$ cat flow/config.mk
export PLATFORM = sky130hd
export DESIGN_NAME = badicecream
export DESIGN_NICKNAME = badicecream
export VERILOG_FILES = /design/flow/design.v
export SDC_FILE = /design/flow/constraint.sdc
export NUM_CORES = 4
export LEC_CHECK = 0
export ABC_AREA = 0
export CAP_MARGIN = 20
export CORE_MARGIN = 2
export CORE_UTILIZATION = 68
export CTS_CLUSTER_DIAMETER = 244
export CTS_CLUSTER_SIZE = 31
export HOLD_SLACK_MARGIN = -0.1
export SETUP_SLACK_MARGIN = 0.82
export SLEW_MARGIN = 20
export TNS_END_PERCENT = 5
$ cat flow/constraint.sdc
create_clock -name core_clock -period 6.29 [get_ports {Clk}]
set_input_delay 1.2580 -clock core_clock [delete_from_list [all_inputs] [get_ports {Clk}]]
set_output_delay 1.2580 -clock core_clock [all_outputs]
set_load 0.01 [all_outputs]
$ cat flow/design.v
module badicecream(input         Clk,                 
                             Reset,               
                             frame_clk,           
                input [10:0]   DrawX, DrawY ,    
				input [15:0]   keycode,				  
               	output logic is_BI	,			 
				output logic [10:0] BI_X, BI_Y,
				input logic up_wall, down_wall , left_wall, right_wall,
				output logic [10:0] BI_X_Pos, BI_Y_Pos,
				output logic [5:0] BI_BlkX_Pos, BI_BlkY_Pos
              );
	enum logic[2:0] { 
					 right=3'b000, 
					 left=3'b001,
					 up=3'b010,
					 down=3'b011,
					 Halted=3'b100} Dir, Dir_in, Dir_delayed, Dir_delayed_in;
    parameter [10:0] BI_X_Corner = 11'd64;   
    parameter [10:0] BI_Y_Corner = 11'd95;   
    parameter [5:0] BI_Blk_X_Corner = 6'd1;   
    parameter [5:0] BI_Blk_Y_Corner = 6'd1;   
    parameter [10:0] BI_X_Step = 10'd1;       
    parameter [10:0] BI_Y_Step = 10'd1;       
    parameter  BI_sizeX = 6'd32;         
	parameter  BI_sizeY = 6'd48;
	logic [5:0] frame_counter, per_frame_counter;   
	logic [5:0] frame_counter_in, per_frame_counter_in;
	logic [5:0] pace_counter, pace_counter_in;
    logic [10:0] BI_X_Motion, BI_Y_Motion;
    logic [10:0] BI_X_Pos_in, BI_X_Motion_in, BI_Y_Pos_in, BI_Y_Motion_in;
	logic [5:0] BI_BlkX_Pos_in, BI_BlkY_Pos_in;
	logic [2:0] health;
	assign health = 3'd1;    
    logic frame_clk_delayed, frame_clk_rising_edge;
   always_ff @ (posedge Clk) 
	begin
        frame_clk_delayed <= frame_clk;
        frame_clk_rising_edge <= (frame_clk == 1'b1) && (frame_clk_delayed == 1'b0);
		if (Reset)
		begin
			frame_counter <= 6'b0;
			per_frame_counter <= 6'b0;
		end
		else
		begin
			frame_counter <= frame_counter_in;
			per_frame_counter <=  per_frame_counter_in;
		end
    end
	always_comb
	begin
		frame_counter_in = frame_counter;
		per_frame_counter_in = per_frame_counter;
		if (frame_clk_rising_edge)    
		begin
		per_frame_counter_in = per_frame_counter+6'b1;
		if((per_frame_counter) == 6'b000111)  
			begin
				per_frame_counter_in=6'b0;
				frame_counter_in = frame_counter+6'b1;
				if((frame_counter ) == 6'b100)  
				begin
					frame_counter_in=6'b0;
				end
			end
		end
	end
    always_ff @ (posedge Clk)
    begin
        if (Reset)
        begin
            BI_X_Pos <= BI_X_Corner;
            BI_Y_Pos <= BI_Y_Corner;
			BI_BlkX_Pos <= BI_Blk_X_Corner;
			BI_BlkY_Pos <= BI_Blk_Y_Corner;
            BI_X_Motion <= 10'd0;
            BI_Y_Motion <= 10'd0;
			pace_counter <= 6'd0;
				Dir <= Halted;
				Dir_delayed <= down;
        end
        else
        begin
			pace_counter <= pace_counter_in;
            BI_X_Pos <= BI_X_Pos_in;
            BI_Y_Pos <= BI_Y_Pos_in;
            BI_X_Motion <= BI_X_Motion_in;
            BI_Y_Motion <= BI_Y_Motion_in;
			BI_BlkX_Pos <= BI_BlkX_Pos_in;
			BI_BlkY_Pos <= BI_BlkY_Pos_in;
			Dir <= Dir_in;
			Dir_delayed <= Dir_delayed_in;
        end
    end
    always_comb
    begin
		pace_counter_in = pace_counter;
        BI_X_Pos_in = BI_X_Pos;
        BI_Y_Pos_in = BI_Y_Pos;
		BI_X_Motion_in = BI_X_Motion;
		BI_Y_Motion_in = BI_Y_Motion;
        BI_BlkX_Pos_in = BI_BlkX_Pos;    
        BI_BlkY_Pos_in = BI_BlkY_Pos;
		Dir_in = Dir;
		Dir_delayed_in = Dir_delayed;
		if(health != 0)
		begin
			if (frame_clk_rising_edge)
			begin
            	BI_X_Pos_in = BI_X_Pos + BI_X_Motion_in;
            	BI_Y_Pos_in = BI_Y_Pos + BI_Y_Motion_in;
				if (Dir == Halted)  
				begin
					if ((keycode[7:0] == 8'd26) || ((keycode[15:8] == 8'd26 )))  
					begin
						Dir_delayed_in = up;
						if(up_wall)
						begin
							BI_Y_Motion_in = 0;
							BI_X_Motion_in = 0;
							Dir_in = Halted;
						end
						else
						begin
							BI_Y_Motion_in = -BI_Y_Step;
							BI_X_Motion_in = 0;
							Dir_in = up;	
						end
					end
					else if (((keycode[7:0] == 8'd4) || keycode[15:8] == 8'd4 ))  
						begin
							Dir_delayed_in = left;
							if (left_wall)			
							begin
								BI_X_Motion_in = 0;
								BI_Y_Motion_in = 0;
								Dir_in = Halted;
							end
							else
							begin
								BI_Y_Motion_in = 0;
								BI_X_Motion_in = -BI_X_Step;
								Dir_in = left;
							end
						end
					else if((keycode[7:0] == 8'd22) || ((keycode[15:8] == 8'd22 )))  
						begin
							Dir_delayed_in = down;
							if (down_wall) 
							begin
								BI_Y_Motion_in = 0;
								BI_X_Motion_in = 0;
							Dir_in = Halted;
							end
							else
							begin
								BI_Y_Motion_in = BI_Y_Step;
								BI_X_Motion_in = 0;
								Dir_in = down;
							end
						end
					else if (((keycode[7:0]) == 8'd7) || ((keycode[15:8]) == 8'd7))  
						begin
							Dir_delayed_in = right;
							if(right_wall) 
							begin
								BI_X_Motion_in = 0;
								BI_Y_Motion_in = 0;
								Dir_in = Halted;
							end
							else
							begin
								BI_Y_Motion_in = 0;
								BI_X_Motion_in = BI_X_Step;
								Dir_in = right;	
							end
						end
					else
						begin              
						end
				end
				else  
				begin
					pace_counter_in = pace_counter + 6'd1;
					if(pace_counter == 6'd31)
					begin
						pace_counter_in = 6'd0;
						case(Dir)
							left:
							begin
								BI_BlkX_Pos_in = BI_BlkX_Pos -1;
							end
							right:
							begin
								BI_BlkX_Pos_in = BI_BlkX_Pos +1;
							end
							up:
							begin
								BI_BlkY_Pos_in = BI_BlkY_Pos -1;
							end
							down:
							begin
								BI_BlkY_Pos_in = BI_BlkY_Pos +1;
							end
							default:
							begin
								BI_BlkY_Pos_in = 0;  
							end
						endcase
						Dir_in = Halted;
						BI_Y_Motion_in = 0;
						BI_X_Motion_in = 0;						
					end
				end
			end
        end
    end
    int DistX, DistY, Size;
    assign DistX = DrawX - BI_X_Pos;
    assign DistY = DrawY - BI_Y_Pos;
    always_comb begin
		   if (DistX < BI_sizeX && DistX >= 0 && DistY<=0 && -DistY < BI_sizeY)
		  begin
        is_BI = 1'b1;
				BI_X = DrawX - BI_X_Pos+({5'b0, frame_counter}*32);
				BI_Y = DrawY - BI_Y_Pos+BI_sizeY-1+ Dir_delayed_in*48;
		  end
        else
		  begin
        is_BI = 1'b0;
				BI_X = 0;
				BI_Y = 0;
        end
    end
endmodule
$ cat flow/run.sh
#!/bin/bash
# the make line also repeats each setting of config.mk as NAME=value (left out here)
make -C /OpenROAD-flow-scripts/flow DESIGN_CONFIG=/design/flow/config.mk WORK_HOME=/design/flow/orfs CLKGATE_MAP_FILE= finish
==> git commit body, run 1 <==
Record implementation results from latest flow run

- First error: [ERROR GRT-0116] Global routing finished with congestion. Check the congestion regions in the DRC Viewer.
* Most used standard cells in the synthesized netlist: 87 x sky130_fd_sc_hd__nor2_1, 81 x sky130_fd_sc_hd__ha_1, 68 x sky130_fd_sc_hd__dfxtp_1, 60 x sky130_fd_sc_hd__inv_1, 43 x sky130_fd_sc_hd__nand2_1
* Area of the die: ~9600 sq um
- Summing all placed instances gives a cell area of just under 8000 sq um.
- Clock sinks: 68
- Most common cell in the synthesized netlist: sky130_fd_sc_hd__nor2_1
* Dpl hpwl: 14490 um
- Main synth FF type: sky130_fd_sc_hd__dfxtp_1
- Per the synthesis report, the AND-OR/OR-AND share of the synthesized area is 16.87%.
- In the synthesis report, Yosys lists the chip area as 6001 sq um.
- # hold bufs at CTS: 0
- Status: aborted with a tool error
- In this run the core area contains 34 standard-cell rows.
* GRT Util Overall: 74.37%
* Cell count listed in synth_stat.txt: 730
* Bufs on Longest Clock Path: 2
- Failing step: 5_1_grt
- Synth Instances: 730
* Post-synthesis share of cell area spent on xor and xnor gates: 9.758%
- According to the floorplan report, the die width is slightly below 100 um.
- Core Box Area: 8636 sq um
* GPL Wtd Cong: 0.9344
* Die height: slightly below 100 um
- In this run, synthesis produced a sequential element count of 68.
* Proportion of synthesized area in mux cells: 3.336%
- Count of warnings emitted by yosys: 1
* Dominant cell area share: between 20 and 25%
- Number of placed instances, taps included: 1003
- DP Worst Slack: -1.700 ns
- Per the TritonCTS log, the buffer count is 9.
* IO Pins: 102
- Sequential cells were found to cover 22.69% of the synthesized design area.
- Tally of unique sky130hd cells used after synthesis: 64
* Leading area contributor after synthesis: sky130_fd_sc_hd__dfxtp_1
- Gr ovfl total: 58
- In this run the tool buffered the top-level ports with a little over 100 buffer cells.
- When the netlist entered floorplanning its net count stood at 864.
- The cell sitting at the root of the clock tree is a sky130_fd_sc_hd__clkbuf_8.
- Looking at the clock tree report, the H-tree level count equals 3.
- Grouping non-sequential cells by family puts the most area in simple AND/OR/NAND/NOR gates.
- Simple-gate share of the synthesized area: a little under a quarter
- Avg Synthesized Cell Area: approximately 8.2 sq um
- Starting utilization of the core area: 69.49%
- Largest cells by area after synthesis: sky130_fd_sc_hd__dfxtp_1 23%, sky130_fd_sc_hd__ha_1 17%, sky130_fd_sc_hd__xnor2_1 6.1%, sky130_fd_sc_hd__nor2_1 5.4%, sky130_fd_sc_hd__inv_1 3.8%
* Total standard cell area after synthesis: approximately 6000 sq um
- The post-synth count of flops with an enable pin is 0.
* Adder-cell area share of the yosys netlist: 19.56%
- After synthesis, the share of flip-flops with an asynchronous set or reset is 0%.
[routing by layer]
layer | GRT usage (%) | overflow
met1 | 71.70 | 1
met2 | 96.63 | 27
met3 | 50.61 | 0
met4 | 84.40 | 30
met5 | 10.26 | 0
[stage by stage]
stage	power, mW	TNS [ns]
after floorplan	0.6820	-3.769
after global placement	0.8120	-33.67
after detailed placement	0.8315	-37.88
after CTS	1.268	-10.71
[timing repair]
item	in CTS
pin swaps	32
setup endpoints to repair	23
resized	181
buffers inserted	23
==> run 2, diff against run 1 <==
Settings changed: ABC_AREA 0 to 1, CAP_MARGIN 20 to 0, CORE_UTILIZATION 68 to 72, CTS_CLUSTER_DIAMETER 244 to 116, CTS_CLUSTER_SIZE 31 to 50, HOLD_SLACK_MARGIN -0.1 to not set, MAX_ROUTING_LAYER set to met5, PLACE_DENSITY_LB_ADDON set to 0.3, SETUP_SLACK_MARGIN 0.82 to not set, TNS_END_PERCENT 5 to 100.
Clock period 6.29 ns to 6.1 ns, I/O delays scaled along.
==> git commit body, run 2 <==
Record implementation results from latest flow run

- The half-perimeter wire length of the detailed placement result is 15640 um (+7.9%).
- Total standard cell area after synthesis: 6389 sq um (+6.5%)
- The number of synthesis warnings is 1 (unchanged).
- Post-synth the commonest register cell is sky130_fd_sc_hd__dfxtp_1.
- Starting utilization of the core area: 73.62% (+4.1 points)
- The die area was 9642 sq um (+0.52%).
* Die height: 98.20 um (+0.26%)
- The first error in the log reads "[ERROR DPL-0038] Utilization greater than 100%, impossible to legalize".
* Row Count: 34 (unchanged)
- Post-synthesis share of cell area spent on xor and xnor gates: 4.113% (-5.6 points)
* DIE WIDTH: 98.20 um (+0.26%)
* Synth flops: 68 (unchanged)
* Adder-cell area share of the yosys netlist: 18.37% (-1.2 points)
- The number of nets in the synthesized netlist was 1074 (+24%).
- The summed standard-cell area reported by yosys is 6389 sq um (+6.5%).
- Area fraction in compound gates after synthesis: 16.10% (-0.77 points)
- For reference, the top cells by count after synthesis are 164 x sky130_fd_sc_hd__nand2_1, 160 x sky130_fd_sc_hd__inv_1, 81 x sky130_fd_sc_hd__ha_1, 75 x sky130_fd_sc_hd__a21oi_1.
- Synth Instances: 940 (+29%)
* Number of enable-type register cells in the synthesized netlist: 0 (unchanged)
- Simple-gate share of the synthesized area: 29.48% (+6.7 points)
- Number of placed instances, taps included: 1202 (+20%)
* GPL Wtd Cong: 0.9329 (-0.16%)
- Failing step: 4_1_cts
* Leading area contributor after synthesis: sky130_fd_sc_hd__dfxtp_1
* Status: aborted with a tool error
- The average cell area after synthesis was 6.796 sq um (-17%).
- The number of I/O pins came to 102 (unchanged).
- Proportion of synthesized area in mux cells: 0% (-3.3 points)
- Register area share after synthesis: 21.31% (-1.4 points)
- Most common cell in the synthesized netlist: sky130_fd_sc_hd__nand2_1
* Core Box Area: 8678 sq um (+0.49%)
- Cell count listed in synth_stat.txt: 940 (+29%)
* Post-placement cell area: 7960 sq um (+1.5%)
- The fraction of synthesis flops using an asynchronous set or reset pin is 0% (unchanged).
- Of the combinational cells, the family taking the most area is simple AND/OR/NAND/NOR gates.
- Largest cells by area after synthesis: sky130_fd_sc_hd__dfxtp_1 21%, sky130_fd_sc_hd__ha_1 16%, sky130_fd_sc_hd__nand2_1 9.6%, sky130_fd_sc_hd__inv_1 9.4%, sky130_fd_sc_hd__a21oi_1 5.9%
* Dominant cell area share: 21.31% (-1.4 points)
* I/O Buffers: 101 (unchanged)
- Tally of unique sky130hd cells used after synthesis: 53 (-17%)
run 2: per-stage QoR:
stage	hold WS, ns	setup WS [ns]
after detailed placement	0.3850	-0.7606
after global placement	0.3714	-0.4774
after floorplan	0.3661	0.5080
==> run 3, diff against run 2 <==
Settings changed: ABC_AREA 1 to not set, CAP_MARGIN 0 to 20, CORE_UTILIZATION 72 to 70, CTS_CLUSTER_DIAMETER 116 to 42, CTS_CLUSTER_SIZE 50 to 33, HOLD_SLACK_MARGIN set to -0.09, MAX_ROUTING_LAYER met5 to met4, PLACE_DENSITY set to 0.67, PLACE_DENSITY_LB_ADDON 0.3 to not set, SETUP_SLACK_MARGIN set to 2.47, TNS_END_PERCENT 100 to 40.
Clock period 6.1 ns to 8.9 ns, I/O delays scaled along.
==> git commit body, run 3 <==
Record implementation results from latest flow run

- Status: aborted with a tool error
- Failing step: 5_1_grt
- The tool reported: "[ERROR GRT-0232] Routing congestion too high. Check the congestion heatmap in the GUI".
- The number of synthesis warnings came to 1 (unchanged).
- Dpl hpwl: 12710 um (-19%)
* Clock root cell: sky130_fd_sc_hd__clkbuf_8
- Most common cell in the synthesized netlist: sky130_fd_sc_hd__nor2_1
* Adder-cell area share of the yosys netlist: 19.56% (+1.2 points)
- The biggest area contributor in the post-synthesis netlist is sky130_fd_sc_hd__dfxtp_1.
- The effective utilization at floorplan is 72.67% (-0.95 points).
* DIE WIDTH: 96.59 um (-1.6%)
* Number of placed instances, taps included: 931 (-23%)
- Largest cells by area after synthesis: sky130_fd_sc_hd__dfxtp_1 23%, sky130_fd_sc_hd__ha_1 17%, sky130_fd_sc_hd__xnor2_1 6.1%, sky130_fd_sc_hd__nor2_1 5.4%, sky130_fd_sc_hd__inv_1 3.8%
* TritonCTS buffer count: 9
- Synth Net Count: 864 (-20%)
* GRT Util Overall: 78.94%
- I/O Buffers: 101 (unchanged)
- Area fraction in compound gates after synthesis: 16.87% (+0.77 points)
- The die area was 9329 sq um (-3.3%).
- The clock passes through at most 2 buffers.
* Post-synthesis share of cell area spent on xor and xnor gates: 9.758% (+5.6 points)
- The fraction of the mapped netlist area in simple logic gates was 22.79% (-6.7 points).
* Row Count: 33 (-2.9%)
- The worst slack at placement is -0.07784 ns (+0.6828 ns).
- Avg Synthesized Cell Area: 8.220 sq um (+21%)
* Tally of unique sky130hd cells used after synthesis: 64 (+21%)
* Die height: 96.59 um (-1.6%)
- The proportion of synthesized chip area in sequential cells came to 22.69% (+1.4 points).
- The summed standard-cell area reported by yosys came to 6001 sq um (-6.1%).
- The fraction of synthesis flops using an asynchronous set or reset pin is 0% (unchanged).
- Synth Instances: 730 (-22%)
- By count the netlist is led by 87 x sky130_fd_sc_hd__nor2_1, 81 x sky130_fd_sc_hd__ha_1, 68 x sky130_fd_sc_hd__dfxtp_1, 60 x sky130_fd_sc_hd__inv_1, 43 x sky130_fd_sc_hd__nand2_1.
- The cell area after synthesis came to 6001 sq um (-6.1%).
* Main synth FF type: sky130_fd_sc_hd__dfxtp_1
- Number of enable-type register cells in the synthesized netlist: 0 (unchanged)
* Core Box Area: 8258 sq um (-4.8%)
* Cell count listed in synth_stat.txt: 730 (-22%)
* Synth flops: 68 (unchanged)
- CTS built an H-tree with a depth of 3.
* Top logic cell family in the synthesized netlist: simple AND/OR/NAND/NOR gates
* IO Pins: 102 (unchanged)
- The area share of the largest cell type after synthesis came to 22.69% (+1.4 points).
* GPL Wtd Cong: 0.9224 (-1.1%)
* Proportion of synthesized area in mux cells: 3.336% (+3.3 points)
- Clock sinks: slightly below 70
- Gr ovfl total: 158
- # hold bufs at CTS: 0
==> run 3: repair_timing <==
item                       4_1_cts
gates cloned                     0
setup endpoints to repair       23
resized                        167
pin swaps                       25
setup buffers                   27
==> run 3: routing by layer <==
metal / overflow / global-route usage (%)
met5: - / -
met4: 57 / 93.19
met3: 0 / 49.03
met2: 101 / 100.2
met1: 0 / 73.97
==> run 3: stage by stage <==
stage / cell area, sq um / total power [mW] / util [%] / setup TNS (ns)
CTS: 7906 / 0.8191 / 95.74 / 0
detailed placement: 7317 / 0.5477 / 88.61 / -1.039
floorplan: 6193 / 0.4820 / - / 0
global placement: 7317 / 0.5359 / 88.61 / 0
==> run 4, diff against run 3 <==
Settings changed: CORE_UTILIZATION 70 to 66, CTS_CLUSTER_DIAMETER 42 to 116, CTS_CLUSTER_SIZE 33 to not set, HOLD_SLACK_MARGIN -0.09 to not set, MAX_ROUTING_LAYER met4 to met5, PLACE_DENSITY 0.67 to not set, SETUP_SLACK_MARGIN 2.47 to not set, TNS_END_PERCENT 40 to 15.
Clock period 8.9 ns to 8.45 ns, I/O delays scaled along.
==> git commit body, run 4 <==
Record implementation results from latest flow run

- The tool warning count for the run is 35.
* Number of inserted filler cells in the final layout: 509
- Setup repair after global routing missed its margin: true
* TritonCTS buffer count: 9 (unchanged)
- In the power breakdown, the internal column shows around 0.57 mW.
* Final clock skew: between 0.01 and 0.015 ns
- Kind of start point of the critical path: input pin
- R2R depth: 11
- DIE WIDTH: 99.35 um (+2.9%)
* Clock latency on the worst-skew pair: 0.35 ns
* Fail Reasons: negative setup slack
* Net total in the final layout: 989
- The area share of the largest cell type after synthesis is 22.69% (unchanged).
- ANT nets after route: 0
- Cell class contributing the biggest share of worst-path delay: simple AND/OR/NAND/NOR gates
- Bufs on Longest Clock Path: 2 (unchanged)
- Combinational logic is responsible for 27.8% of the overall power.
- The highest clock rate this design can be run at is between 0.1 and 0.15 GHz.
- Total standard cell area after synthesis: 6001 sq um (unchanged)
- Count of warnings emitted by yosys: 1 (unchanged)
- Per the STA report, the cell with the highest stage delay on the worst path is sky130_fd_sc_hd__or4b_2.
- Power attributed to combinational cells: 0.237 mW
- Status: finished with violations
* Portion of total power attributed to the clock network: between 30 and 40%
* Max-cap violation count: 0
* Starting DRC count in detailed routing: 301
* Avg Synthesized Cell Area: 8.220 sq um (unchanged)
- Via count: 5775
- The H-tree depth came to 3 (unchanged).
- In this run the tightest slew margin relative to its limit is between 30% and 40%.
- The signal on the critical path passes through clkdlybuf4s50_1 -> inv_1 -> ha_1 -> fa_2 -> nand2b_4 -> a21oi_4 -> o22a_1 -> xor2_1 -> or4_1 -> or4_1 -> ha_1 -> or4b_2 -> nor4_2 -> nand4b_1 -> a221oi_2 -> o2111ai_4 -> buf_4 -> buf_6 -> nor2_2 -> dlygate4sd2_1.
- Row Count: 34 (+3.0%)
* Peak supply drop: around 130 uV
- Area of the die: 9870 sq um (+5.8%)
- Depth of the worst hold-timing path: 1
* Actual slew at the worst max-slew pin: 0.9991 ns
- Per the detail_route report, vias per standard cell equal 5.966.
- Source of the worst register-to-register timing path: BI_Y_Motion[9]$_SDFFE_PP0P_
- Proportion of synthesized area in mux cells: 3.336% (unchanged)
- The proportion of synthesized chip area in sequential cells is 22.69% (unchanged).
- The via count of the first global-routing pass came to 5655.
- Grouping non-sequential cells by family puts the most area in simple AND/OR/NAND/NOR gates.
- Switch share: about 32%
- The final report gives the core utilization as 85.81%.
* Worst path setup slack after routing: -0.02971 ns
* Pin count of the biggest net entering global routing: around 53
* Synth Net Count: 864 (unchanged)
- Global-route wire length before repair: ~25000 um
- In the final routed layout, each cell accounts on average for 16.07 um.
- The most common cell in the synthesized netlist is sky130_fd_sc_hd__nor2_1.
* Arrival time of data at the critical path endpoint: 6.79 ns
- The number of hold buffers added after cts was 0 (unchanged).
* Clock sinks: 68 (unchanged)
- The fraction of synthesis flops using an asynchronous set or reset pin came to 0% (unchanged).
- Largest power group: registers
* Gr ovfl total: 0
* Starting utilization of the core area: 68.48% (-4.2 points)
* GRT Util Overall: 30.86%
* Buffers and inverters on the worst path: 5
- The synthesized instance count is 730 (unchanged).
- Power density over the cells: 113.2 nW/um^2
- Termination of the worst setup path: BI_X[0]
- GPL Wtd Cong: 0.9928 (+7.6%)
* Post-layout min period: between 8 and 9 ns
- Chip area in the Yosys report: 6001 sq um (unchanged)
* Internal reg-to-reg setup slack: ~5.5 ns
- Number of remaining DRC errors: 0
- The analysis attributes to cell leakage a power of 3.285 nW.
* Main synth FF type: sky130_fd_sc_hd__dfxtp_1
* Post-synthesis share of cell area spent on xor and xnor gates: 9.758% (unchanged)
* Launch instance of the worst min-delay path: frame_clk_delayed$_DFF_P_
- Sorting the synthesized cells by area gives the leading types as sky130_fd_sc_hd__dfxtp_1 23%, sky130_fd_sc_hd__ha_1 17%, sky130_fd_sc_hd__xnor2_1 6.1%, sky130_fd_sc_hd__nor2_1 5.4%, sky130_fd_sc_hd__inv_1 3.8%.
- Dpl hpwl: 11920 um (-6.2%)
- The core footprint came to 8763 sq um (+6.1%).
- The required time at the worst endpoint is listed as 6.76 ns.
- Hold Violations, Final: 0
- For hold timing, the worst endpoint is frame_clk_rising_edge$_DFF_P_.
* Hold crit path type: reg -> reg
- Area fraction in compound gates after synthesis: 16.87% (unchanged)
* Clock distribution power: 0.288 mW
- The script extracted a net switching power of 0.2760 mW.
- STA classifies the critical path endpoint as an output pin.
- I/O Buffers: 101 (unchanged)
* Sequential power: between 0.3 and 0.4 mW
* Clock root cell: sky130_fd_sc_hd__clkbuf_8
- The count of library flops with an enable pin came to 0 (unchanged).
- The number of I/O pins came to 102 (unchanged).
- Share of the clock period used by the worst path after layout: 100.4%
* Die height: 99.35 um (+2.9%)
* Clock tree from TritonCTS: done
- Endpoint of the most critical register-to-register path: BI_Y_Pos[10]$_SDFFE_PP0P_
* Initial antenna violation count: 0
* Seq pwr share: 38.3%
- The timing report gives the biggest stage delay along the critical path as 0.67 ns.
- The unique cell type count in the Yosys netlist is 64 (unchanged).
- Class of the most critical setup path: in -> out
* Adder-cell area share of the yosys netlist: 19.56% (unchanged)
- The synthesis run shows the most used standard cells to be 87 x sky130_fd_sc_hd__nor2_1, 81 x sky130_fd_sc_hd__ha_1, 68 x sky130_fd_sc_hd__dfxtp_1, 60 x sky130_fd_sc_hd__inv_1, 43 x sky130_fd_sc_hd__nand2_1.
- Clock transition at path regs: 0.08 ns
* Startpoint of the worst setup timing path: DrawY[0]
- Summed over all instances, the cell type with the most area after synthesis is sky130_fd_sc_hd__dfxtp_1.
* Simple-gate share of the synthesized area: 22.79% (unchanged)
- The routed design ends up with an antenna cell count of 0.
- The yosys stat cell total came to 730 (unchanged).
- Setup violations, final: 6
* Synth-to-Final Area Change: 25.31%
- In this run the number of cells on the critical path is 20.
- The final max-slew violation count recorded for this run is 0.
- Along the worst path, the maximum fanout reaches 6.
- The flip-flop and latch count after synthesis came to 68 (unchanged).
- Setup TNS Final: -0.06717 ns
- The first detailed-routing pass took 5 iterations.
- The detailed router reported a total wirelength of 15550 um.
-- run 4: final cells by class --
type / count / area [sq um] / share of cell area [%]
timing repair buffer: 129 / 1202 / 15.99
tap: 108 / 135.1 / 1.797
inverter: 61 / 229.0 / 3.045
sequential: 68 / 1361 / 18.10
clock buffer: 9 / 123.9 / 1.647
clock inverter: 7 / 82.58 / 1.098
multi-input combinational: 586 / 4385 / 58.32
-- run 4: per-stage QoR --
stage / hold WS, ns / instance area, sq um / power (mW) / setup WS, ns / instances
global route: 0.4083 / 7520 / 0.8925 / -0.2822 / 968
finish: 0.3931 / 7520 / 0.8509 / -0.02971 / 968
CTS: 0.3924 / 7436 / 0.8483 / -0.2100 / 961
floorplan: 0.3674 / 6001 / 0.4917 / 0.9781 / 730
global placement: 0.3744 / 7228 / 0.5535 / -0.1393 / 945
detailed placement: 0.3814 / 7228 / 0.5618 / -0.2702 / 945
-- run 4: per-layer routing --
layer / GRT usage [%] / wire (um) / up-vias
li1: - / - / 2814
met1: 34.90 / 6076 / 2709
met2: 57.74 / 8038 / 204
met3: 4.919 / 908 / 48
met4: 11.91 / 527 / 0
met5: 0 / 0 / -
-- run 4: what timing repair did --
item	in CTS	in global routing
gates cloned	0	0
gates resized	26	15
buffers inserted	0	7
pin swaps	3	3
endpoints found under the setup margin	23	23
==> run 5, diff against run 4 <==
Settings changed: CORE_UTILIZATION 66 to 46, CTS_CLUSTER_DIAMETER 116 to 346, CTS_CLUSTER_SIZE set to 100, HOLD_SLACK_MARGIN set to 0.3, PLACE_DENSITY_LB_ADDON set to 0.05.
Clock period 8.45 ns to 9.0 ns, I/O delays scaled along.
==> git commit body, run 5 <==
Record implementation results from latest flow run

- The run finished with no timing, DRC or antenna violations.
- The yosys stat cell total was 730 (unchanged).
* Setup TNS Final: 0 ns (+0.06717 ns)
- R2R depth: 11 (unchanged)
* Clock root cell: sky130_fd_sc_hd__clkbuf_16
- The core footprint was 12670 sq um (+45%).
- Seq pwr share: 36.6% (-1.7 points)
- Worst Hold Slack: 0.3809 ns (-0.01213 ns)
- Avg Synthesized Cell Area: 8.220 sq um (unchanged)
- The DRC violation count after routing is 0 (unchanged).
* Peak per-stage delay on the critical path: 0.68 ns (about the same)
- The total sequential power came to 0.307 mW (-6%).
- Via count: 5448 (-5.7%)
- Starting utilization of the core area: 47.36% (-21 points)
- The share of power burned in the clock network is 38.0% (+4.1 points).
* Power consumption: 0.8394 mW (-1.4%)
- Async set-or-reset flop fraction in the synthesized netlist: 0% (unchanged)
- Global routing met1 resource utilization: 26.70% (-8.2 points)
- The maximum number of pins on one net before global-route repair came to 53 (unchanged).
* Internal reg-to-reg setup slack: 6.26 ns (+0.81 ns)
- The clock slew seen by the registers of the worst setup and hold paths is 0.05 ns (-0.03 ns).
* Data required time of the critical path: 7.20 ns (+0.44 ns)
- Arrival time of data at the critical path endpoint: 7.07 ns (+0.28 ns)
* Synth flops: 68 (unchanged)
* Via-per-instance ratio: 5.357 (-10%)
- The number of I/O pins is 102 (unchanged).
- Number of warnings in the stage logs: 32 (-8.6%)
- Termination of the worst setup path: BI_X[7]
- Tally of unique sky130hd cells used after synthesis: 64 (unchanged)
- Post-placement cell area: 7233 sq um (about the same)
- Among cell families on the critical path, the largest total delay comes from simple AND/OR/NAND/NOR gates.
* Buffers and inverters on the worst path: 3 (-2)
- Initial antenna violation count: 0 (unchanged)
- The violation count after the first detailed-route iteration is 245 (-19%).
- Class of the most critical setup path: in -> out
- TritonCTS buffer count: 9 (unchanged)
- Launch instance of the worst min-delay path: frame_clk_delayed$_DFF_P_
* Internal portion of total power: 0.5966 mW (+3.8%)
* Final WL: 14600 um (-6.1%)
* Number of enable-type register cells in the synthesized netlist: 0 (unchanged)
- The synthesized instance count was 730 (unchanged).
- Proportion of synthesized area in mux cells: 3.336% (unchanged)
- The report lists the cells along the critical path as clkdlybuf4s50_1 -> ha_1 -> nor2b_1 -> o2111a_2 -> nor3_4 -> o21ai_1 -> xor2_1 -> or4_1 -> or4_1 -> ha_1 -> or4b_2 -> nor4_2 -> nand4b_1 -> a221oi_4 -> o2111ai_2 -> buf_4 -> nor2_2 -> clkdlybuf4s50_1.
* Bufs on Longest Clock Path: 2 (unchanged)
* Cell count along the critical path: 18 (-10%)
- The net switching power figure is 0.2427 mW (-12%).
- Synth-to-Final Area Change: 26.38%
* Kind of start point of the critical path: input pin
- The share of the clock period used by the worst path was 98.54% (-1.8 points).
- Setup repair after global routing missed its margin: true
- Biggest fanout along the worst timing path: 5 (-1)
- In the synthesized netlist, the dominant kind of combinational cell is simple AND/OR/NAND/NOR gates.
- Die height: 118.2 um (+19%)
- Critical Path End Type: output pin
- Per the synthesis report, the dominant area consumer among library cells is sky130_fd_sc_hd__dfxtp_1.
- The switching fraction of total power is 28.92% (-3.5 points).
* Clock distribution power: 0.319 mW (+11%)
- Main synth FF type: sky130_fd_sc_hd__dfxtp_1
- Total standard cell area after synthesis: 6001 sq um (unchanged)
- The count of inserted antenna diode cells was 0 (unchanged).
- Power attributed to combinational cells: 0.214 mW (-9.7%)
- The met3 layer usage reported by global route is 2.461% (-2.5 points).
- The via count of the first global-routing pass is 5128 (-9.3%).
- The area share of the largest cell type after synthesis came to 22.69% (unchanged).
- The global-route congestion overflow total is 0 (unchanged).
- The first-pass GRT wire length came to 23870 um (-4.6%).
- The post-synthesis xor/xnor area fraction was 9.758% (unchanged).
- Post-route cell area: 7584 sq um (+0.85%)
- The largest clock skew in the final design is 0.002347 ns (-0.01021 ns).
- The post-detailed-route count of antenna-violating nets was 0 (unchanged).
- Number of search-and-repair iterations in the first detailed-routing pass: 4 (-1)
* Adder-cell area share of the yosys netlist: 19.56% (unchanged)
* Depth of the worst hold-timing path: 1 (unchanged)
- Critical path's slowest cell: sky130_fd_sc_hd__or4b_2
* DIE WIDTH: 118.2 um (+19%)
* Most used standard cells in the synthesized netlist: 87 x sky130_fd_sc_hd__nor2_1, 81 x sky130_fd_sc_hd__ha_1, 68 x sky130_fd_sc_hd__dfxtp_1, 60 x sky130_fd_sc_hd__inv_1, 43 x sky130_fd_sc_hd__nand2_1
- The relative contribution of combinational cells to total power was 25.5% (-2.3 points).
- The global-route total usage across every layer is 20.57% (-10 points).
- Post-layout min period: between 8 and 9 ns
* Layer with the highest usage after global routing: met2
- H-tree levels: 3 (unchanged)
- Largest power group: clock
- Synth Net Count: 864 (unchanged)
* Worst min-delay path endpoint: frame_clk_rising_edge$_DFF_P_
- The area fraction in compound gates was 16.87% (unchanged).
* Actual slew at the worst max-slew pin: 0.9732 ns (-0.02589 ns)
- Max Clk Rate: 0.1128 GHz
* GPL Wtd Cong: 0.8491 (-14%)
- The most common cell in the synthesized netlist is sky130_fd_sc_hd__nor2_1.
- The number of nets in the finished design came to 974 (-1.5%).
- The count of max-cap constraint violations was 0 (unchanged).
* Row Count: 41 (+21%)
- The startpoint identified for the worst register-to-register timing path is BI_Y_Motion[9]$_SDFFE_PP0P_.
- The fraction of the mapped netlist area in simple logic gates is 22.79% (unchanged).
- The maximum vdd drop is 117.3 uV (-6.2%).
- Area of the die: 13970 sq um (+42%)
* I/O Buffers: 101 (unchanged)
- Clock tree from TritonCTS: done
- Met2 global-route usage: 35.26% (-22 points)
- Hold Violations, Final: 0 (unchanged)
- The leakage dissipation was 3.267 nW (-0.54%).
- The half-perimeter wire length of the detailed placement result came to 11520 um (-3.3%).
- Chip area in the Yosys report: 6001 sq um (unchanged)
- The insertion delay at the late pin of the worst-skew pair came to 0.33 ns (-0.02 ns).
- The proportion of synthesized chip area in sequential cells came to 22.69% (unchanged).
- Wire length per cell after detailed routing: 14.35 um (-11%)
- Endpoint of the most critical register-to-register path: BI_Y_Pos[10]$_SDFFE_PP0P_
- Rel. slew slack: 34.62% (+1.2 points)
* Hold crit path type: reg -> reg
* Largest cells by area after synthesis: sky130_fd_sc_hd__dfxtp_1 23%, sky130_fd_sc_hd__ha_1 17%, sky130_fd_sc_hd__xnor2_1 6.1%, sky130_fd_sc_hd__nor2_1 5.4%, sky130_fd_sc_hd__inv_1 3.8%
- Startpoint of the worst setup timing path: DrawY[1]
- Count of warnings emitted by yosys: 1 (unchanged)
- Power density over the cells: 110.7 nW/um^2 (-2.2%)
- The number of clock sinks came to 68 (unchanged).
* Setup violations, final: 0 (-6)
- The final tally of max-slew violations was 0 (unchanged).
run 5: repair_timing:
action	CTS	global route
buffers inserted	0	1
gates resized	0	18
hold buffers	0	0
setup endpoints to repair	0	22
run 5: layout make-up:
class                           instances  area [sq um]
Fill cell                            1197          5087
Multi-Input combinational cell        587          4388
Sequential cell                        68          1361
Timing Repair Buffer                  113          1126
Clock buffer                           14         254.0
Inverter                               61         229.0
Tap cell                              172         215.2
Clock inverter                          2         10.01
run 5: metrics by stage:
step	instances	setup slack [ns]	util (%)
after global placement	999	0.1160	57.08
after CTS	1015	0.05226	59.17
final	1017	0.1317	59.85
after detailed placement	999	0.06268	57.08
after global routing	1017	-0.06196	59.85
after floorplan	730	1.308	-
run 5: per-layer routing:
metal | part of all wire [%] | vias up
met5 | 0 | -
met4 | 1.4 | 0
met3 | 3.0 | 15
met2 | 48 | 91
met1 | 47 | 2551
li1 | - | 2791
==> run 6, diff against run 5 <==
Settings changed: ABC_AREA set to 1, CORE_UTILIZATION 46 to 68, CTS_CLUSTER_DIAMETER 346 to 244, CTS_CLUSTER_SIZE 100 to 31, HOLD_SLACK_MARGIN 0.3 to -0.1, MAX_ROUTING_LAYER met5 to not set, PLACE_DENSITY_LB_ADDON 0.05 to not set, SETUP_SLACK_MARGIN set to -0.49, TNS_END_PERCENT 15 to 5.
Clock period 9.0 ns to 5.5 ns, I/O delays scaled along.
==> git commit body, run 6 <==
Record implementation results from latest flow run

- Status: finished with violations
* Fail Reasons: negative setup slack
* Global-route wire length before repair: 33680 um (+41%)
- Worst path setup slack after routing: -1.282 ns (-1.414 ns)
* Number of search-and-repair iterations in the first detailed-routing pass: 7 (+3)
* Synth Net Count: 1074 (+24%)
- The area share of the largest cell type after synthesis is 21.31% (-1.4 points).
* Die height: 100.9 um (-15%)
- Rel. slew slack: 52.03% (+17 points)
- Max-slew violations: 0 (unchanged)
- Per STA, the worst path is made up of clkdlybuf4s50_1 -> inv_1 -> or2_2 -> buf_4 -> nor3_1 -> a21oi_1 -> buf_4 -> nand2_1 -> a31oi_2 -> ha_1 -> inv_1 -> ha_1 -> inv_1 -> ha_1 -> a21oi_1 -> o311ai_1 -> buf_4 -> a21oi_1 -> nor2_1 -> xor2_1 -> nor2_2 -> buf_2.
* Most used standard cells in the synthesized netlist: 164 x sky130_fd_sc_hd__nand2_1, 160 x sky130_fd_sc_hd__inv_1, 81 x sky130_fd_sc_hd__ha_1, 75 x sky130_fd_sc_hd__a21oi_1
- R2R depth: 11 (unchanged)
- I/O Buffers: 101 (unchanged)
- Relative to the synthesized area, the layout overhead comes to 32.61%.
- The global-route congestion overflow total came to 0 (unchanged).
* Clock root cell: sky130_fd_sc_hd__clkbuf_8
- The number of antenna violations at the first check in global routing came to 0 (unchanged).
- The leakage dissipation was 4.030 nW (+23%).
- STA lists the startpoint of the worst register-to-register path as pace_counter[1]$_SDFFE_PP0P_.
- The total negative slack for setup checks came to -13.88 ns (-13.88 ns).
- Proportion of power drawn by combinational gates: 32.6% (+7.1 points)
- Main synth FF type: sky130_fd_sc_hd__dfxtp_1
* Top logic cell family in the synthesized netlist: simple AND/OR/NAND/NOR gates
* Cell count listed in synth_stat.txt: 940 (+29%)
- Launch instance of the worst min-delay path: frame_clk_delayed$_DFF_P_
- The clock buffer count from CTS was 9 (unchanged).
- The number of clock sinks was 68 (unchanged).
- Clock tree from TritonCTS: done
- Among all stages on the critical path, the largest delay is contributed by sky130_fd_sc_hd__o311ai_1.
- The maximum number of pins on one net before global-route repair is 25 (-53%).
* Row Count: 35 (-15%)
- The power drawn by the clock network was 0.511 mW (+60%).
- The unique cell type count in the Yosys netlist was 53 (-17%).
- Final WL: 22640 um (+55%)
- The synthesis report lists the most area-consuming cells as sky130_fd_sc_hd__dfxtp_1 21%, sky130_fd_sc_hd__ha_1 16%, sky130_fd_sc_hd__nand2_1 9.6%, sky130_fd_sc_hd__inv_1 9.4%, sky130_fd_sc_hd__a21oi_1 5.9%.
* Count of warnings emitted by yosys: 1 (unchanged)
- Global routing met1 resource utilization: 47.21% (+21 points)
* # hold bufs at CTS: 0 (unchanged)
- Diode insertion count for antenna repair: 0 (unchanged)
* H-tree levels: 3 (unchanged)
- The net switching power figure is 0.4976 mW (+110%).
- The slew of the pin with the lowest slew margin was 0.7083 ns (-0.2649 ns).
* Starting DRC count in detailed routing: 903 (+270%)
- The area fraction in compound gates was 16.10% (-0.77 points).
* Clock latency on the worst-skew pair: 0.36 ns (+0.03 ns)
- DIE WIDTH: 100.9 um (-15%)
- The total sequential power is 0.502 mW (+64%).
- Number of global-route vias before repair: 7334 (+43%)
- The number of I/O pins is 102 (unchanged).
- The post-synthesis xor/xnor area fraction is 4.113% (-5.6 points).
- The synthesized instance count is 940 (+29%).
- The critical path is of the in -> out type.
- The overall power came to 1.503 mW (+79%).
- The count of library flops with an enable pin came to 0 (unchanged).
- The global router reports that the layer with the highest usage is met2.
* Proportion of synthesized area in mux cells: 0% (-3.3 points)
- Depth of the worst hold-timing path: 1 (unchanged)
- Largest power group: clock
- Simple-gate share of the synthesized area: 29.48% (+6.7 points)
- Portion of total power attributed to the clock network: 34.0% (-4.0 points)
- The maximum clock path buffer count was 2 (unchanged).
- Startpoint of the worst setup timing path: keycode[10]
- The share of total power in sequential cells came to 33.4% (-3.2 points).
* Net total in the final layout: 1263 (+30%)
- The post-detailed-route count of antenna-violating nets is 0 (unchanged).
- The DRC violation count after routing came to 0 (unchanged).
* Peak per-stage delay on the critical path: 0.65 ns (-0.03 ns)
- Number of warnings in the stage logs: 35 (+9.4%)
- Register area share after synthesis: 21.31% (-1.4 points)
- The average cell area after synthesis came to 6.796 sq um (-17%).
- The die area was 10190 sq um (-27%).
- Wire length per cell after detailed routing: 18.20 um (+27%)
* Final clock skew: 0.01083 ns (+0.008483 ns)
* Arrival time of data at the critical path endpoint: 5.68 ns (-1.39 ns)
- Switch share: 33.11% (+4.2 points)
- The power of the combinational group is 0.490 mW (+130%).
- Synth flops: 68 (unchanged)
- Worst min-delay path endpoint: frame_clk_rising_edge$_DFF_P_
* Data required time of the critical path: 4.40 ns (-2.80 ns)
- Met2 global-route usage: 73.28% (+38 points)
- Post-placement cell area: 8016 sq um (+11%)
* GPL Wtd Cong: 0.9441 (+11%)
- Power density over the cells: 177.4 nW/um^2 (+60%)
- The final hold violation count is 0 (unchanged).
- The depth of the critical timing path with buffers and inverters included is 22 (+4).
- Biggest fanout along the worst timing path: 4 (-1)
- The via count normalized by instance count was 6.227 (+16%).
- Dpl hpwl: 13760 um (+19%)
- Core Box Area: 9196 sq um (-27%)
- The finished layout cell area is 8472 sq um (+12%).
- The count of max-cap constraint violations was 0 (unchanged).
- Based on the critical path, the design can be clocked at up to around 0.15 GHz.
* Peak supply drop: 235.6 uV (+100%)
* Setup violations, final: 23 (+23)
* Endpoint of the most critical register-to-register path: BI_BlkX_Pos[5]$_SDFFE_PP0P_
* Buffers and inverters on the worst path: 8 (+5)
- Chip area in the Yosys report: 6389 sq um (+6.5%)
- Share of the clock period used by the worst path after layout: 123.3% (+25 points)
- Post-layout min period: just under 7 ns
- The total number of vias came to 7746 (+42%).
* GRT Util Overall: 41.01% (+20 points)
- Looking at the gate-level netlist, the highest instance count belongs to sky130_fd_sc_hd__nand2_1.
- The met3 layer usage reported by global route came to 5.964% (+3.5 points).
- The fraction of synthesis flops using an asynchronous set or reset pin was 0% (unchanged).
- Clock transition at path regs: 0.07 ns (+0.02 ns)
- Internal reg-to-reg setup slack: 3.10 ns (-3.16 ns)
* Cell class contributing the biggest share of worst-path delay: buffers and inverters
- Hold crit path type: reg -> reg
- Total standard cell area after synthesis: 6389 sq um (+6.5%)
* Leading area contributor after synthesis: sky130_fd_sc_hd__dfxtp_1
- The worst setup path is launched from an input pin.
- Critical Path End Type: output pin
- The worst hold slack is 0.3876 ns (+0.006671 ns).
- The cell internal power dissipation is 1.005 mW (+69%).
- Setup repair after global routing could not meet its margin everywhere.
- Termination of the worst setup path: BI_Y[10]
* Adder-cell area share of the yosys netlist: 18.37% (-1.2 points)
- The effective utilization at floorplan is 69.47% (+22 points).
==> run 6: stage by stage <==
stage | instances | worst slack (ns) | utilization [%]
2_1_floorplan | 940 | 0.1480 | -
3_3_place_gp | 1212 | -0.8286 | 87.17
3_5_place_dp | 1212 | -1.067 | 87.17
4_1_cts | 1242 | -0.4890 | 91.44
5_1_grt | 1244 | -1.398 | 92.12
6_report | 1244 | -1.282 | 92.12
==> run 6: what timing repair did <==
action,in CTS,in global routing
gates cloned,2,0
setup endpoints to repair,23,23
pin swaps,17,13
gates resized,112,16
buffers inserted,17,4
==> run 6: area by class of cell <==
| cell class | instances | area [sq um] |
|---|---|---|
| multi-input combinational | 696 | 4476 |
| timing repair buffer | 186 | 1624 |
| sequential | 68 | 1361 |
| fill | 389 | 724.4 |
| inverter | 168 | 634.4 |
| tap | 111 | 138.9 |
| clock buffer | 9 | 123.9 |
| clock inverter | 6 | 113.9 |
==> run 6: per-layer routing <==
layer / wire, um / part of all wire (%) / vias to the layer above
met2: 10630 / 47 / 575
met3: 2126 / 9.4 / 197
met1: 8241 / 36 / 3469
met5: 0 / 0 / -
met4: 1647 / 7.3 / 0
li1: - / - / 3505
==> run 7, diff against run 6 <==
Settings changed: ABC_AREA 1 to not set, CELL_PAD_IN_SITES_GLOBAL_PLACEMENT set to 1, CORE_ASPECT_RATIO set to 0.53, CORE_UTILIZATION 68 to 38, CTS_CLUSTER_DIAMETER 244 to 273, CTS_CLUSTER_SIZE 31 to 90, GPL_ROUTABILITY_DRIVEN set to 1, GPL_TIMING_DRIVEN set to 1, HOLD_SLACK_MARGIN -0.1 to 0.28, MAX_ROUTING_LAYER set to met4, PLACE_DENSITY set to 0.85, SETUP_SLACK_MARGIN -0.49 to not set, SLEW_MARGIN 20 to 35, TNS_END_PERCENT 5 to 35.
Clock period 5.5 ns to 12.4 ns, I/O delays scaled along.
==> git commit body, run 7 <==
Record implementation results from latest flow run

- Final WL: 14250 um (-37%)
- DP Worst Slack: 1.584 ns (+2.652 ns)
* Source of the worst register-to-register timing path: BI_Y_Motion[9]$_SDFFE_PP0P_
- Post-layout min period: 10.82 ns
- Via-per-instance ratio: 4.945 (-21%)
* Cell count along the critical path: 19 (-14%)
- The worst setup path is launched from an input pin.
- The number of nets in the finished design is 964 (-24%).
- Cell count listed in synth_stat.txt: 730 (-22%)
- Setup TNS Final: 0 ns (+13.88 ns)
- STA classifies the critical path endpoint as an output pin.
* Dpl hpwl: 11160 um (-19%)
- CTS placed an instance of sky130_fd_sc_hd__clkbuf_16 at the clock tree root.
* Cell class contributing the biggest share of worst-path delay: simple AND/OR/NAND/NOR gates
- Clock distribution power: 0.282 mW (-45%)
- The path with the worst hold slack has its endpoint at frame_clk_rising_edge$_DFF_P_.
- Register area share after synthesis: 22.69% (+1.4 points)
- TritonCTS built the clock tree.
- The run finished with no timing, DRC or antenna violations.
- The switching fraction of total power came to 28.05% (-5.1 points).
- Crit path cell chain: clkdlybuf4s50_1 -> inv_1 -> ha_1 -> fa_1 -> nand2b_1 -> a21oi_1 -> or3_1 -> o2111ai_1 -> or4_1 -> or4_1 -> ha_1 -> or4b_2 -> nor4_1 -> nand4b_1 -> a221oi_2 -> o2111ai_4 -> buf_8 -> nor3_1 -> clkdlybuf4s50_1
- Internal portion of total power: 0.4706 mW (-53%)
* Main synth FF type: sky130_fd_sc_hd__dfxtp_1
- Hold crit path type: reg -> reg
- The maximum fanout count along the critical path is 12 (+8).
* Multi-input combinational cell area: 4344 sq um (-2.9%)
- Class of the most critical setup path: in -> out
- Net load switching power: 0.1834 mW (-63%)
- Critical path's slowest cell: sky130_fd_sc_hd__or4b_2
- The final standard cell count with taps included and fillers excluded is 1045 (-16%).
- The post-synthesis xor/xnor area fraction was 9.758% (+5.6 points).
- The number of buffers inserted by port buffering was 101 (unchanged).
- Number of global-route vias before repair: 4832 (-34%)
- The final hold violation count was 0 (unchanged).
- The global-route congestion overflow total came to 0 (unchanged).
- Number of inserted filler cells in the final layout: 1486 (+280%)
- Top logic cell family in the synthesized netlist: simple AND/OR/NAND/NOR gates
- STA lists the endpoint of the worst register-to-register path as BI_Y_Pos[10]$_SDFFE_PP0P_.
- The unique cell type count in the Yosys netlist is 64 (+21%).
* Diode insertion count for antenna repair: 0 (unchanged)
- The iteration tally of the first detailed-router pass came to 5 (-2).
* IO Pins: 102 (unchanged)
- The weighted congestion at the end of routability-driven global placement is 0.8300 (-12%).
- Dominant cell area share: 22.69% (+1.4 points)
* Internal reg-to-reg setup slack: 9.51 ns (+6.41 ns)
- Clock sinks: 68 (unchanged)
- TritonCTS buffer count: 9 (unchanged)
- Clock latency on the worst-skew pair: 0.34 ns (-0.02 ns)
- The post-cts repair resize count came to 0 (-100%).
- Area of the die: 16860 sq um (+66%)
- The fraction of synthesis flops using an asynchronous set or reset pin came to 0% (unchanged).
- The critical path starts at DrawY[0].
- Sequential power: 0.223 mW (-56%)
- Number of warnings in the stage logs: 31 (-11%)
* Synth Instances: 730 (-22%)
* Row Count: 33 (-5.7%)
- H-tree levels: 3 (unchanged)
* Number of placed instances, taps included: 1029 (-15%)
* R2R depth: 11 (unchanged)
- The core footprint was 15440 sq um (+68%).
* Setup violations, final: 0 (-100%)
* Peak supply drop: 53.71 uV (-77%)
- Register Area: 1361 sq um (unchanged)
- Launch instance of the worst min-delay path: frame_clk_delayed$_DFF_P_
- Clock transition at path regs: 0.05 ns (-0.02 ns)
* Starting utilization of the core area: 38.86% (-31 points)
* Avg Synthesized Cell Area: 8.220 sq um (+21%)
- Via count: 5168 (-33%)
- The number of nets in the synthesized netlist is 864 (-20%).
- The global-route total usage across every layer was 18.11% (-23 points).
* Arrival time of data at the critical path endpoint: 8.34 ns (+2.66 ns)
- The post-synthesis adder-cell area fraction was 19.56% (+1.2 points).
- The number of synthesis warnings is 1 (unchanged).
- The first-pass GRT wire length came to 23690 um (-30%).
- # hold bufs at CTS: 0 (unchanged)
- Ranked by total cell area, the synthesized netlist is headed by sky130_fd_sc_hd__dfxtp_1 23%, sky130_fd_sc_hd__ha_1 17%, sky130_fd_sc_hd__xnor2_1 6.1%, sky130_fd_sc_hd__nor2_1 5.4%, sky130_fd_sc_hd__inv_1 3.8%.
* Worst path setup slack after routing: 1.583 ns (+2.865 ns)
- The leakage dissipation is 3.074 nW (-24%).
- The die boundary width was 176.6 um (+75%).
* Post-CTS Repair Setup Buffers: 0 (-17)
* Largest power group: clock
- Bufs on Longest Clock Path: 2 (unchanged)
- The violation count after the first detailed-route iteration is 224 (-75%).
- Depth of the worst hold-timing path: 1 (unchanged)
- The largest clock skew in the final design was 0.009816 ns (-0.001014 ns).
- Based on the critical path, the design can be clocked at up to roughly 0.092 GHz.
- Of all cell types, the one taking the most synthesized area is sky130_fd_sc_hd__dfxtp_1.
- The number of antenna violations at the first check in global routing is 0 (unchanged).
* Total standard cell area after synthesis: 6001 sq um (-6.1%)
- Rel. slew slack: 55.92% (+3.9 points)
- Setup repair after global routing left no endpoint under its margin.
- Power attributed to combinational cells: 0.149 mW (-70%)
- The count of max-cap constraint violations came to 0 (unchanged).
- Data required time of the critical path: 9.92 ns (+5.52 ns)
* Share of the clock period used by the worst path after layout: 87.23% (-36 points)
- Seq pwr share: 34.1% (+0.7 points)
- The ratio of total power to cell area is 86.53 nW/um^2 (-51%).
- The post-detailed-route count of antenna-violating nets is 0 (unchanged).
- Chip area in the Yosys report: 6001 sq um (-6.1%)
* Portion of total power attributed to the clock network: 43.1% (+9.1 points)
- Ranked by instance count, the synthesized netlist is headed by 87 x sky130_fd_sc_hd__nor2_1, 81 x sky130_fd_sc_hd__ha_1, 68 x sky130_fd_sc_hd__dfxtp_1, 60 x sky130_fd_sc_hd__inv_1, 43 x sky130_fd_sc_hd__nand2_1.
* Buffers and inverters on the worst path: 4 (-4)
- The flip-flop and latch count after synthesis is 68 (unchanged).
- The relative contribution of combinational cells to total power was 22.8% (-9.8 points).
* Power consumption: 0.6541 mW (-56%)
- Pin count of the biggest net entering global routing: 53 (+110%)
* Max-slew violations: 0 (unchanged)
* Wire length per cell after detailed routing: 13.64 um (-25%)
- The DRC violation count after routing came to 0 (unchanged).
- Peak per-stage delay on the critical path: 0.67 ns (+0.02 ns)
- Relative to the synthesized area, the layout overhead comes to 25.96%.
- The portion of netlist area occupied by mux cells was 3.336% (+3.3 points).
- Number of enable-type register cells in the synthesized netlist: 0 (unchanged)
* Simple-gate share of the synthesized area: 22.79% (-6.7 points)
- The area fraction in compound gates was 16.87% (+0.77 points).
* Die height: 95.49 um (-5.4%)
* Termination of the worst setup path: BI_Y[3]
- By instance count, the leading cell after synthesis is sky130_fd_sc_hd__nor2_1.
- Actual slew at the worst max-slew pin: 0.6591 ns (-0.04921 ns)
run 7: cell type report:
class	count	share of cell area, %
multi-input cells	586	57.47
flip-flops and latches	68	18.01
inverters	61	3.029
clock inverters	6	1.142
well taps	210	3.476
clock buffers	10	3.162
repair buffers	104	13.71
run 7: layer usage:
layer | part of all wire, % | global-route usage [%] | vias to the layer above
met4 | 0.51 | 3.788 | 0
met1 | 58 | 27.76 | 2286
met2 | 37 | 23.63 | 105
met3 | 5.2 | 3.668 | 12
met5 | 0 | - | -
li1 | - | - | 2765
run 7: per-stage QoR:
stage | cell area [sq um] | hold slack [ns] | utilization (%)
finish | 7559 | 0.3816 | 48.95
global route | 7559 | 0.4136 | 48.95
CTS | 7559 | 0.3827 | 48.95
global placement | 7213 | 0.3743 | 46.71
detailed placement | 7233 | 0.3751 | 46.84
floorplan | 6001 | 0.3674 | -
==> run 8, diff against run 7 <==
Settings changed: ABC_AREA set to 1, CELL_PAD_IN_SITES_GLOBAL_PLACEMENT 1 to not set, CORE_ASPECT_RATIO 0.53 to not set, CORE_UTILIZATION 38 to 67, CTS_CLUSTER_DIAMETER 273 to not set, CTS_CLUSTER_SIZE 90 to 100, GPL_ROUTABILITY_DRIVEN 1 to not set, GPL_TIMING_DRIVEN 1 to not set, HOLD_SLACK_MARGIN 0.28 to not set, MAX_ROUTING_LAYER met4 to not set, PLACE_DENSITY 0.85 to not set, SETUP_SLACK_MARGIN set to 0.2, SLEW_MARGIN 35 to 20, TNS_END_PERCENT 35 to not set.
Clock period 12.4 ns to 8.15 ns, I/O delays scaled along.
==> git commit body, run 8 <==
Record implementation results from latest flow run

- Cell class contributing the biggest share of worst-path delay: simple AND/OR/NAND/NOR gates
- Arrival time of data at the critical path endpoint: 5.98 ns (-2.36 ns)
- The smallest clock period supported by the final layout is computed as 7.608 ns.
* Die height: 101.7 um (+6.5%)
- Starting utilization of the core area: 69.14% (+30 points)
- Largest cells by area after synthesis: sky130_fd_sc_hd__dfxtp_1 21%, sky130_fd_sc_hd__ha_1 16%, sky130_fd_sc_hd__nand2_1 9.6%, sky130_fd_sc_hd__inv_1 9.4%, sky130_fd_sc_hd__a21oi_1 5.9%
- The timing report shows that the slowest cell on the worst path is sky130_fd_sc_hd__clkdlybuf4s50_1.
* Clock sinks: 68 (unchanged)
- Source of the worst register-to-register timing path: Dir[1]$_DFF_P_
- The required time at the worst-slack endpoint is 6.52 ns (-3.40 ns).
* Power attributed to combinational cells: 0.221 mW (+48%)
* Dpl hpwl: 12270 um (+10%)
- The total negative slack for setup checks was 0 ns (unchanged).
- Final WL: 15850 um (+11%)
- Gr ovfl total: 0 (unchanged)
* Global-route wire length before repair: 25910 um (+9.4%)
- The slew of the pin with the lowest slew margin is 0.9647 ns (+0.3056 ns).
- The maximum vdd drop came to 114.3 uV (+110%).
- The cell internal power dissipation was 0.6162 mW (+31%).
* Simple-gate share of the synthesized area: 29.48% (+6.7 points)
- Most used standard cells in the synthesized netlist: 164 x sky130_fd_sc_hd__nand2_1, 160 x sky130_fd_sc_hd__inv_1, 81 x sky130_fd_sc_hd__ha_1, 75 x sky130_fd_sc_hd__a21oi_1
* Switch share: 30.40% (+2.4 points)
- The buffer and inverter count on the worst path was 7 (+3).
- Cell count along the critical path: 30 (+11)
* Top logic cell family in the synthesized netlist: simple AND/OR/NAND/NOR gates
- Peak per-stage delay on the critical path: 0.55 ns (-0.12 ns)
- The largest clock skew in the final design is 0.008736 ns (-0.001080 ns).
- Number of inserted filler cells in the final layout: 619 (-58%)
- Bufs on Longest Clock Path: 2 (unchanged)
- Sequential power: 0.339 mW (+52%)
- For reference, the critical path is launched at DrawY[0].
- The core utilization of the finished layout is 84.43% (+35 points).
* Total standard cell area after synthesis: 6389 sq um (+6.5%)
- Termination of the worst setup path: BI_X[2]
* Initial antenna violation count: 0 (unchanged)
* Count of warnings emitted by yosys: 1 (unchanged)
* Proportion of power drawn by combinational gates: 25.0% (+2.2 points)
* Row Count: 35 (+6.1%)
- The die boundary width was 101.7 um (-42%).
* Net load switching power: 0.2691 mW (+47%)
* Clock transition at path regs: 0.07 ns (+0.02 ns)
- Cell count listed in synth_stat.txt: 940 (+29%)
- Setup repair after global routing left no endpoint under its margin.
- IO Pins: 102 (unchanged)
- The number of nets in the synthesized netlist was 1074 (+24%).
* # hold bufs at CTS: 0 (unchanged)
* Critical Path End Type: output pin
* Power consumption: 0.8854 mW (+35%)
* Seq pwr share: 38.2% (+4.1 points)
- Status: complete, no violations
- Tally of unique sky130hd cells used after synthesis: 53 (-17%)
* Clock tree from TritonCTS: done
- Launch instance of the worst min-delay path: frame_clk_delayed$_DFF_P_
- Avg Synthesized Cell Area: 6.796 sq um (-17%)
- TritonCTS buffer count: 9 (unchanged)
* Net total in the final layout: 1182 (+23%)
- The power drawn by the clock network was 0.326 mW (+16%).
- Number of enable-type register cells in the synthesized netlist: 0 (unchanged)
* Number of remaining DRC errors: 0 (unchanged)
* Async set-or-reset flop fraction in the synthesized netlist: 0% (unchanged)
- Power density over the cells: 113.5 nW/um^2 (+31%)
* Dominant cell area share: 21.31% (-1.4 points)
* Main synth FF type: sky130_fd_sc_hd__dfxtp_1
* Synth flops: 68 (unchanged)
* Area of the die: 10330 sq um (-39%)
- Hold Violations, Final: 0 (unchanged)
- The proportion of synthesized chip area in sequential cells came to 21.31% (-1.4 points).
- The worst-case headroom to the max-slew limit was 35.48% (-20 points).
- Clock latency on the worst-skew pair: 0.35 ns (about the same)
- ANT nets after route: 0 (unchanged)
- The number of cells traversed by the worst hold path was 1 (unchanged).
* Adder-cell area share of the yosys netlist: 18.37% (-1.2 points)
- GPL Wtd Cong: 0.9244 (+11%)
- Yosys instantiated no cell more often than sky130_fd_sc_hd__nand2_1.
- Proportion of synthesized area in mux cells: 0% (-3.3 points)
- R2R depth: 10 (-1)
* Biggest fanout along the worst timing path: 23 (+11)
* Pin count of the biggest net entering global routing: 25 (-53%)
- I/O Buffers: 101 (unchanged)
* Via count: 6573 (+27%)
* Diode insertion count for antenna repair: 0 (unchanged)
- The count of warning messages emitted by the tools came to 33 (+6.5%).
- Max-slew violations: 0 (unchanged)
- The synthesized instance count was 940 (+29%).
- Chip area in the Yosys report: 6389 sq um (+6.5%)
* Class of the most critical setup path: in -> out
- Share of the clock period used by the worst path after layout: 93.35% (+6.1 points)
- The root buffer cell chosen for the clock tree is sky130_fd_sc_hd__clkbuf_8.
* Kind of start point of the critical path: input pin
* Cell leakage power: 3.569 nW (+16%)
- Area fraction in compound gates after synthesis: 16.10% (-0.77 points)
- Portion of total power attributed to the clock network: 36.8% (-6.3 points)
* Number of global-route vias before repair: 5916 (+22%)
* Setup violations, final: 0 (unchanged)
- Number of search-and-repair iterations in the first detailed-routing pass: 6 (+1)
- H-tree levels: 3 (unchanged)
- Between the synthesized netlist and the finished layout, the area growth was recorded as 22.11%.
* Max-cap violation count: 0 (unchanged)
* Core Box Area: 9240 sq um (-40%)
- For this run, the top clock speed supported by timing is 0.1314 GHz.
- Internal reg-to-reg setup slack: 5.76 ns (-3.75 ns)
- Summed over all instances, the cell type with the most area after synthesis is sky130_fd_sc_hd__dfxtp_1.
- The violation count after the first detailed-route iteration was 406 (+81%).
- Hold analysis lists the worst path endpoint as frame_clk_rising_edge$_DFF_P_.
- Ranked by power, first place goes to registers.
- Endpoint of the most critical register-to-register path: BI_BlkX_Pos[5]$_SDFFE_PP0P_
- The type recorded for the worst min-delay path is reg -> reg.
* GRT Util Overall: 30.86% (+13 points)
- The via count normalized by instance count was 5.561 (+12%).
- Wire length per cell after detailed routing: 13.41 um (-1.7%)
- The worst hold slack was 0.3851 ns (+0.003516 ns).
* Post-synthesis share of cell area spent on xor and xnor gates: 4.113% (-5.6 points)
run 8: stage by stage:
step / setup WS (ns) / instance area, sq um / std cells
5_1_grt: 0.2018 / 7801 / 1182
3_5_place_dp: 0.4693 / 7538 / 1165
6_report: 0.5422 / 7801 / 1182
2_1_floorplan: 1.738 / 6389 / 940
4_1_cts: 0.4603 / 7774 / 1181
3_3_place_gp: 0.5697 / 7538 / 1165
run 8: timing repair:
item / CTS / global route
gates resized: 0 / 6
setup endpoints to repair: 0 / 23
setup buffers: 0 / 1
run 8: area by class of cell:
type	instances	area (sq um)	area share, %
clock inverters	5	83.83	1.075
flip-flops and latches	68	1361	17.45
well taps	129	161.4	2.069
repair buffers	105	1047	13.42
multi-input cells	696	4362	55.91
clock buffers	11	151.4	1.941
inverters	168	634.4	8.132
run 8: layer usage:
metal | global-route usage, % | routed length, um | vias up
met5 | 0 | 0 | -
met4 | 11.33 | 391 | 0
met3 | 4.900 | 858 | 40
met2 | 53.09 | 7604 | 208
met1 | 38.89 | 6999 | 2977
li1 | - | - | 3348
No activity file was given, so power comes from the tool's default toggle rates.
